==> 11-28: inputs <==
==> flow/design.v <==
module multiplier #(parameter width_p="inv")
  ( input      [width_p-1:0] a_i
  , input      [width_p-1:0] b_i
  , output [(2*width_p)-1:0] c_o
  );
  assign c_o = a_i * b_i;
endmodule
module chip_top
  ( input          clk_i
  , input          reset_i
  , input          v_i
  , input  [31:0]  a_i
  , input  [31:0]  b_i
  , output         v_o
  , output [63:0]  c_o
  );
  reg        v_r, v_o_r;
  reg [31:0] a_r, b_r;
  reg [63:0] c_r;
  wire [63:0] c_n;
  multiplier #(.width_p(32)) MULT
    (.a_i(a_r)
    ,.b_i(b_r)
    ,.c_o(c_n)
    );
  always @(posedge clk_i) begin
    if (reset_i) begin
      v_r   <= 1'b0;
      v_o_r <= 1'b0;
    end else begin
      v_r   <= v_i;
      v_o_r <= v_r;
    end
    a_r <= a_i;
    b_r <= b_i;
    c_r <= c_n;
  end
  assign v_o = v_o_r;
  assign c_o = c_r;
endmodule
==> flow/run.sh <==
#!/bin/bash
# the make line also repeats each setting of config.mk as NAME=value (left out here)
make -C /OpenROAD-flow-scripts/flow DESIGN_CONFIG=/design/flow/config.mk WORK_HOME=/design/flow/orfs CLKGATE_MAP_FILE= finish
==> flow/config.mk <==
export PLATFORM = sky130hd
export DESIGN_NAME = chip_top
export DESIGN_NICKNAME = chip_top
export VERILOG_FILES = /design/flow/design.v
export SDC_FILE = /design/flow/constraint.sdc
export NUM_CORES = 4
export LEC_CHECK = 0
export ABC_AREA = 1
export CAP_MARGIN = 20
export CELL_PAD_IN_SITES_GLOBAL_PLACEMENT = 3
export CORE_MARGIN = 2
export CORE_UTILIZATION = 30
export CTS_CLUSTER_DIAMETER = 253
export CTS_CLUSTER_SIZE = 96
export PLACE_DENSITY = 0.87
export SLEW_MARGIN = 0
export TNS_END_PERCENT = 25
==> flow/constraint.sdc <==
create_clock -name core_clock -period 7.5 [get_ports {clk_i}]
set_input_delay 1.5000 -clock core_clock [delete_from_list [all_inputs] [get_ports {clk_i}]]
set_output_delay 1.5000 -clock core_clock [all_outputs]
set_load 0.01 [all_outputs]
==> 12-08 (differences from 11-28) <==
ABC_AREA = not set   (was 1)
CAP_MARGIN = 40   (was 20)
CELL_PAD_IN_SITES_GLOBAL_PLACEMENT = not set   (was 3)
CORE_UTILIZATION = 72   (was 30)
CTS_CLUSTER_DIAMETER = not set   (was 253)
CTS_CLUSTER_SIZE = not set   (was 96)
PLACE_DENSITY = not set   (was 0.87)
SLEW_MARGIN = 20   (was 0)
TNS_END_PERCENT = not set   (was 25)
==> flow/constraint.sdc (replaced) <==
create_clock -name core_clock -period 7.27 [get_ports {clk_i}]
set_input_delay 1.4540 -clock core_clock [delete_from_list [all_inputs] [get_ports {clk_i}]]
set_output_delay 1.4540 -clock core_clock [all_outputs]
set_load 0.01 [all_outputs]
==> 03-15 (differences from 11-28) <==
ABC_AREA = not set   (was 1)
CELL_PAD_IN_SITES_GLOBAL_PLACEMENT = not set   (was 3)
CORE_UTILIZATION = 40   (was 30)
CTS_CLUSTER_DIAMETER = not set   (was 253)
CTS_CLUSTER_SIZE = not set   (was 96)
PLACE_DENSITY = not set   (was 0.87)
SLEW_MARGIN = 20   (was 0)
TNS_END_PERCENT = not set   (was 25)
==> flow/constraint.sdc (replaced) <==
create_clock -name core_clock -period 7.35 [get_ports {clk_i}]
set_input_delay 1.4700 -clock core_clock [delete_from_list [all_inputs] [get_ports {clk_i}]]
set_output_delay 1.4700 -clock core_clock [all_outputs]
set_load 0.01 [all_outputs]
==> comparison table <==
| quantity | 12-08 | 03-15 | 11-28 |
|---|---|---|---|
| Result of the run | failed layout checks | complete, no violations | complete, no violations |
| Reasons for failing layout checks | setup timing | - | - |
| Net count after synthesis | 5050 | 5050 | 6315 |
| Final net count | 5273 | 5399 | 6398 |
| Clock insertion delay at the later pin of the skew report | 0.51 ns | 0.55 ns | 0.55 ns |
| Clock distribution area overhead in the final layout | 1.39% | 1.49% | 1.41% |
| Tapcell count | 664 | 1165 | 1662 |
| XOR-XNOR Cells, Area Fraction | 1.51% | 1.51% | 0.815% |
| Die X-Extent | 227 um | 303 um | 363 um |
| Logic share of the area | 71.9% | 69.1% | 66.8% |
| Setup slack on the worst flop-to-flop path | -0.02 ns | 0.1 ns | 0.23 ns |
| Setup repair after global routing missed its margin | true | true | false |
| Compound Share, Synth | 3.79% | 3.79% | 0.851% |
| Worst-margin pin slew | 0.642 ns | 0.796 ns | 0.733 ns |
| Non-Filler Cell Area, Final | 41400 um^2 | 43300 um^2 | 43200 um^2 |
| Met2 Use GR | 70.5% | 38.1% | 33.2% |
| Critical Path Max Stage Delay | 0.60 ns | 0.61 ns | 0.62 ns |
| Combinational gate area | 29800 um^2 | 29900 um^2 | 28900 um^2 |
| Final Util | 84.5% | 48.8% | 33.9% |
| Required time of the worst setup path | 7.67 ns | 7.78 ns | 7.90 ns |
| Post-route insts no fill | 4727 | 5352 | 6848 |
| Number of distinct standard cells referenced by the synthesized netlist | 50 | 50 | 23 |

* * *

==> inputs of build 67 <==
RTL: the design.v shown in full above, as it stands there.
Settings: LEC_CHECK=0, CAP_MARGIN=10, CELL_PAD_IN_SITES_DETAIL_PLACEMENT=1, CORE_MARGIN=9, CORE_UTILIZATION=64, CTS_CLUSTER_DIAMETER=233, CTS_CLUSTER_SIZE=71, GPL_TIMING_DRIVEN=0, HOLD_SLACK_MARGIN=0.29, MIN_ROUTING_LAYER=met2, SLEW_MARGIN=20, TNS_END_PERCENT=65; clock period 7.5 ns.
run.sh (not shown) runs the stock make flow with config.mk's settings and CLKGATE_MAP_FILE=.
==> inputs of trial 97, as changes to build 67 <==
==> flow/config.mk (replaced) <==
export PLATFORM = sky130hd
export DESIGN_NAME = chip_top
export DESIGN_NICKNAME = chip_top
export VERILOG_FILES = /design/flow/design.v
export SDC_FILE = /design/flow/constraint.sdc
export NUM_CORES = 4
export LEC_CHECK = 0
export ABC_AREA = 1
export CAP_MARGIN = 20
export CORE_MARGIN = 2
export CORE_UTILIZATION = 30
export CTS_CLUSTER_DIAMETER = 337
export CTS_CLUSTER_SIZE = 96
export SLEW_MARGIN = 0
export TNS_END_PERCENT = 25
==> notes <==
- Build 67 failed in 4_1_cts on DPL-0033. Trial 97 went through all stages and came out clean.
- Synthesized cell count: build 67 is smaller than trial 97 (25%).
- Die size: trial 97 is higher than build 67 (about 100%).
- Of build 67 and trial 97, trial 97 has the higher synthesized area (gap 7.3%, measured against trial 97).

* * *

==> inputs of build 75 <==
RTL: the design.v shown in full above, as it stands there.
clock: 3.47 ns
lec_check: 0
abc_area: 1
cap_margin: 20
core_margin: 2
core_utilization: 72
cts_cluster_diameter: 330
cts_cluster_size: 97
place_density: 0.38
setup_slack_margin: 1.04
slew_margin: 20
tns_end_percent: 10
==> trial 31: changes against build 75 <==
- ABC_AREA: 1 -> not set
- CAP_MARGIN: 20 -> 40
- CTS_CLUSTER_DIAMETER: 330 -> 397
- CTS_CLUSTER_SIZE: 97 -> not set
- PLACE_DENSITY: 0.38 -> 0.63
- SETUP_SLACK_MARGIN: 1.04 -> -0.28
- TNS_END_PERCENT: 10 -> not set
==> flow/constraint.sdc (replaced) <==
create_clock -name core_clock -period 6.86 [get_ports {clk_i}]
set_input_delay 1.3720 -clock core_clock [delete_from_list [all_inputs] [get_ports {clk_i}]]
set_output_delay 1.3720 -clock core_clock [all_outputs]
set_load 0.01 [all_outputs]
==> trial 32: changes against build 75 <==
- ABC_AREA: 1 -> not set
- CORE_UTILIZATION: 72 -> 48
- CTS_CLUSTER_DIAMETER: 330 -> not set
- CTS_CLUSTER_SIZE: 97 -> 15
- PLACE_DENSITY: 0.38 -> not set
- SETUP_SLACK_MARGIN: 1.04 -> -0.7
- TNS_END_PERCENT: 10 -> not set
==> flow/constraint.sdc (replaced) <==
create_clock -name core_clock -period 7.5 [get_ports {clk_i}]
set_input_delay 1.5000 -clock core_clock [delete_from_list [all_inputs] [get_ports {clk_i}]]
set_output_delay 1.5000 -clock core_clock [all_outputs]
set_load 0.01 [all_outputs]
==> Flow_metrics.wiki <==
=== Physical design figures ===
{| class="wikitable"
! Metric !! Value
|-
| Post-CTS setup repair buffer count || 0
|-
| Worst setup slack after layout || -445 ps
|-
| Final Routed Wirelength || between 90000 and 100000 um
|-
| Failed Checks || setup timing
|-
| Highest signal layer in the routed design || met4
|-
| Number of setup violations in the final report || 20
|-
| Met2 Resource Use GR || 44.2%
|-
| Overall die width || 277 um
|-
| Maximum number of pins on one net before global-route repair || 33
|-
| Overall die area || about 77000 um2
|-
| Status || complete, but fails checks
|-
| Setup clock skew after layout || just under 30 ps
|}
the above is filed under trial 32

==> Flow_metrics.wiki <==
=== Physical design figures ===
{| class="wikitable"
! Metric !! Value
|-
| Failed Checks || setup timing
|-
| Setup clock skew after layout || 13.0 ps
|-
| Post-CTS setup repair buffer count || 11
|-
| Maximum number of pins on one net before global-route repair || 33
|-
| Met2 Resource Use GR || 72.9%
|-
| Final Routed Wirelength || 113000 um
|-
| Overall die area || 51600 um2
|-
| Status || complete, but fails checks
|-
| Number of setup violations in the final report || 36
|-
| Nature of the critical path endpoint || register
|-
| Worst setup slack after layout || -518 ps
|}
the above is filed under trial 31

==> Flow_metrics.wiki <==
=== Physical design figures ===
{| class="wikitable"
! Metric !! Value
|-
| Number of setup violations in the final report || 59
|-
| Post-CTS setup repair buffer count || 29
|-
| Worst setup slack after layout || -3300 ps
|-
| Setup clock skew after layout || 34.6 ps
|-
| Maximum number of pins on one net before global-route repair || 23
|-
| Failed Checks || setup timing
|-
| Highest signal layer in the routed design || met5
|-
| Status || complete, but fails checks
|}
the above is filed under build 75


* * *

==> exp/quartz: inputs <==
Starts from the design.v that is shown in full above.
==> flow/config.mk <==
export PLATFORM = sky130hd
export DESIGN_NAME = chip_top
export DESIGN_NICKNAME = chip_top
export VERILOG_FILES = /design/flow/design.v
export SDC_FILE = /design/flow/constraint.sdc
export NUM_CORES = 4
export LEC_CHECK = 0
export CAP_MARGIN = 20
export CELL_PAD_IN_SITES_DETAIL_PLACEMENT = 1
export CORE_MARGIN = 9
export CORE_UTILIZATION = 64
export CTS_CLUSTER_DIAMETER = 233
export CTS_CLUSTER_SIZE = 14
export GPL_TIMING_DRIVEN = 0
export HOLD_SLACK_MARGIN = 0.29
export MIN_ROUTING_LAYER = met2
export PLACE_DENSITY_LB_ADDON = 0.07
export SLEW_MARGIN = 20
export TNS_END_PERCENT = 65
==> flow/constraint.sdc <==
create_clock -name core_clock -period 7.5 [get_ports {clk_i}]
set_input_delay 1.5000 -clock core_clock [delete_from_list [all_inputs] [get_ports {clk_i}]]
set_output_delay 1.5000 -clock core_clock [all_outputs]
set_load 0.01 [all_outputs]
==> exp/fjord (differences from exp/quartz) <==
Settings changed: ABC_AREA set to 0, CELL_PAD_IN_SITES_DETAIL_PLACEMENT 1 to not set, CELL_PAD_IN_SITES_GLOBAL_PLACEMENT set to 3, CORE_ASPECT_RATIO set to 1.98, CORE_UTILIZATION 64 to 40, CTS_CLUSTER_DIAMETER 233 to 391, CTS_CLUSTER_SIZE 14 to 84, GPL_TIMING_DRIVEN 0 to not set, HOLD_SLACK_MARGIN 0.29 to 0.14, MAX_ROUTING_LAYER set to met5, PLACE_DENSITY_LB_ADDON 0.07 to 0.17, SETUP_SLACK_MARGIN set to 0.34, TNS_END_PERCENT 65 to not set.
==> comparison <==
- exp/quartz stopped in clock tree synthesis, error DPL-0033. exp/fjord finished but failed the layout checks on setup timing.
- Between exp/fjord and exp/quartz, the lower die area is in exp/quartz (gap about 56%, measured against exp/quartz).
- In area after synthesis, exp/quartz and exp/fjord do not differ.
- Synthesized cell count is the same in exp/quartz and exp/fjord.

* * *

==> 11-23 <==
Starts from the design.v that is shown in full above.
clock: 7.5 ns
lec_check: 0
cap_margin: 20
core_margin: 2
core_utilization: 40
slew_margin: 20
==> inputs of 12-03, as changes to 11-23 <==
--- a/flow/config.mk
+++ b/flow/config.mk
@@ -8,4 +8,8 @@
 export CAP_MARGIN = 20
-export CORE_MARGIN = 2
+export CORE_MARGIN = 6
 export CORE_UTILIZATION = 40
+export CTS_CLUSTER_SIZE = 14
+export GPL_TIMING_DRIVEN = 0
+export HOLD_SLACK_MARGIN = 0.15
+export PLACE_DENSITY_LB_ADDON = 0.07
 export SLEW_MARGIN = 20
==> inputs of 05-22, as changes to 11-23 <==
--- a/flow/config.mk
+++ b/flow/config.mk
@@ -8,4 +8,8 @@
 export CAP_MARGIN = 20
+export CELL_PAD_IN_SITES_GLOBAL_PLACEMENT = 3
 export CORE_MARGIN = 2
 export CORE_UTILIZATION = 40
+export CTS_CLUSTER_SIZE = 57
+export HOLD_SLACK_MARGIN = 0.14
+export MIN_ROUTING_LAYER = met2
 export SLEW_MARGIN = 20
==> summary of the runs <==
- Non-clock buffer count: 05-22 > 11-23 > 12-03.
- Against 12-03, the fmax of 05-22 is larger by 0.84%.
- The lowest sequential share of layout area belongs to 05-22, the highest to 12-03.
- Synthesized cell count is the same in 11-23 and 12-03.
- Register-to-register slack: 12-03 < 05-22 < 11-23.
- Between 11-23 and 05-22, the lower design area is in 11-23 (gap about 3.3%, measured against 05-22).
- The highest hold slack belongs to 05-22, the lowest to 12-03.
- 11-23 produced a clean layout. 12-03 completed and failed the layout checks on setup timing. 05-22 reached the layout checks and failed them: setup timing.

* * *

==> 11-16: inputs <==
// chip_top: RTL as listed in full above, without the edits since
export LEC_CHECK = 0
export CAP_MARGIN = 20
export CELL_PAD_IN_SITES_DETAIL_PLACEMENT = 1
export CORE_MARGIN = 6
export CORE_UTILIZATION = 15
export CTS_CLUSTER_DIAMETER = 233
export CTS_CLUSTER_SIZE = 14
export GPL_TIMING_DRIVEN = 0
export HOLD_SLACK_MARGIN = 0.29
export PLACE_DENSITY_LB_ADDON = 0.07
export SLEW_MARGIN = 20
export TNS_END_PERCENT = 65
create_clock -name core_clock -period 7.5 [get_ports {clk_i}]
==> 05-02 (differences from 11-16) <==
==> flow/config.mk (replaced) <==
export PLATFORM = sky130hd
export DESIGN_NAME = chip_top
export DESIGN_NICKNAME = chip_top
export VERILOG_FILES = /design/flow/design.v
export SDC_FILE = /design/flow/constraint.sdc
export NUM_CORES = 4
export LEC_CHECK = 0
export ABC_AREA = 1
export CAP_MARGIN = 20
export CORE_ASPECT_RATIO = 1.31
export CORE_MARGIN = 2
export CORE_UTILIZATION = 32
export CTS_CLUSTER_DIAMETER = 301
export CTS_CLUSTER_SIZE = 96
export SLEW_MARGIN = 0
export TNS_END_PERCENT = 25
==> comparison <==
05-02 produced a clean layout. 11-16 reached the layout checks and failed them: negative setup slack. Of 11-16 and 05-02, 05-02 has the higher area after synthesis (gap 7.3%, measured against 05-02). Of 11-16 and 05-02, 11-16 has the higher clock-buffer cell count (gap 5). In 11-16 the die size is higher than in 05-02, by 100%. Final cell count: 11-16 is larger than 05-02 (7.7%). In 05-02 the synthesized cell count is larger than in 11-16, by about 33%. Against 11-16, the fmax of 05-02 is higher by about 10%. Of 11-16 and 05-02, 05-02 has the higher first-iteration DRC count (gap 36%, measured against 05-02). Between 11-16 and 05-02, the lower core utilization is in 11-16 (gap 16 points).

* * *

==> job 2525: inputs <==
RTL: the design.v shown in full above, as it stands there.
export LEC_CHECK = 0
export CAP_MARGIN = 20
export CORE_MARGIN = 2
export CORE_UTILIZATION = 72
export PLACE_DENSITY = 0.67
export SLEW_MARGIN = 20
create_clock -name core_clock -period 7.06 [get_ports {clk_i}]
==> inputs of job 4319, as changes to job 2525 <==
Settings changed: ABC_AREA set to 1, CTS_CLUSTER_DIAMETER set to 330, CTS_CLUSTER_SIZE set to 97, PLACE_DENSITY 0.67 to not set, SETUP_SLACK_MARGIN set to 1.01, TNS_END_PERCENT set to 10.
==> flow/constraint.sdc (replaced) <==
create_clock -name core_clock -period 3.47 [get_ports {clk_i}]
set_input_delay 0.6940 -clock core_clock [delete_from_list [all_inputs] [get_ports {clk_i}]]
set_output_delay 0.6940 -clock core_clock [all_outputs]
set_load 0.01 [all_outputs]
==> comparison table <==
Outcome: job 4319 complete, but fails checks; job 2525 complete, but fails checks
Layout check failures: job 4319 setup timing; job 2525 setup timing
Yosys chip area: job 4319 0.0387 mm2; job 2525 0.0359 mm2
Number of well taps: job 4319 688; job 2525 664
Mean Syn Cell Area: job 4319 7.60 um2; job 2525 9.38 um2
Non-clock inverter count: job 4319 1735; job 2525 873
Critical path fanouts, max: job 4319 12; job 2525 9
Post-route clock skew: job 4319 0.0346 ns; job 2525 0.0268 ns
Core box area: job 4319 0.0529 mm2; job 2525 0.0491 mm2
Amount of wire on met3 after detailed routing: job 4319 17100 um; job 2525 9600 um
Max-slew headroom at the worst pin: job 4319 77.8%; job 2525 55.1%
First-pass GRT wire length: job 4319 191000 um; job 2525 170000 um
Cell count after placement: job 4319 6106; job 2525 4759
Worst hold stages: job 4319 2; job 2525 1
Routed wire length on met2: job 4319 59700 um; job 2525 53200 um
Capture point of the worst reg-to-reg path: job 4319 c_r[24]; job 2525 c_r[60]
Die Ht: job 4319 236 um; job 2525 227 um
Setup WS pre-CTS: job 4319 -3.14 ns; job 2525 -0.702 ns
Area used by sequential logic in the layout: job 4319 0.00272 mm2; job 2525 0.00269 mm2
Final critical-path setup slack: job 4319 -3.30 ns; job 2525 -0.311 ns
Data arrival time of the critical path: job 4319 7.16 ns; job 2525 7.75 ns
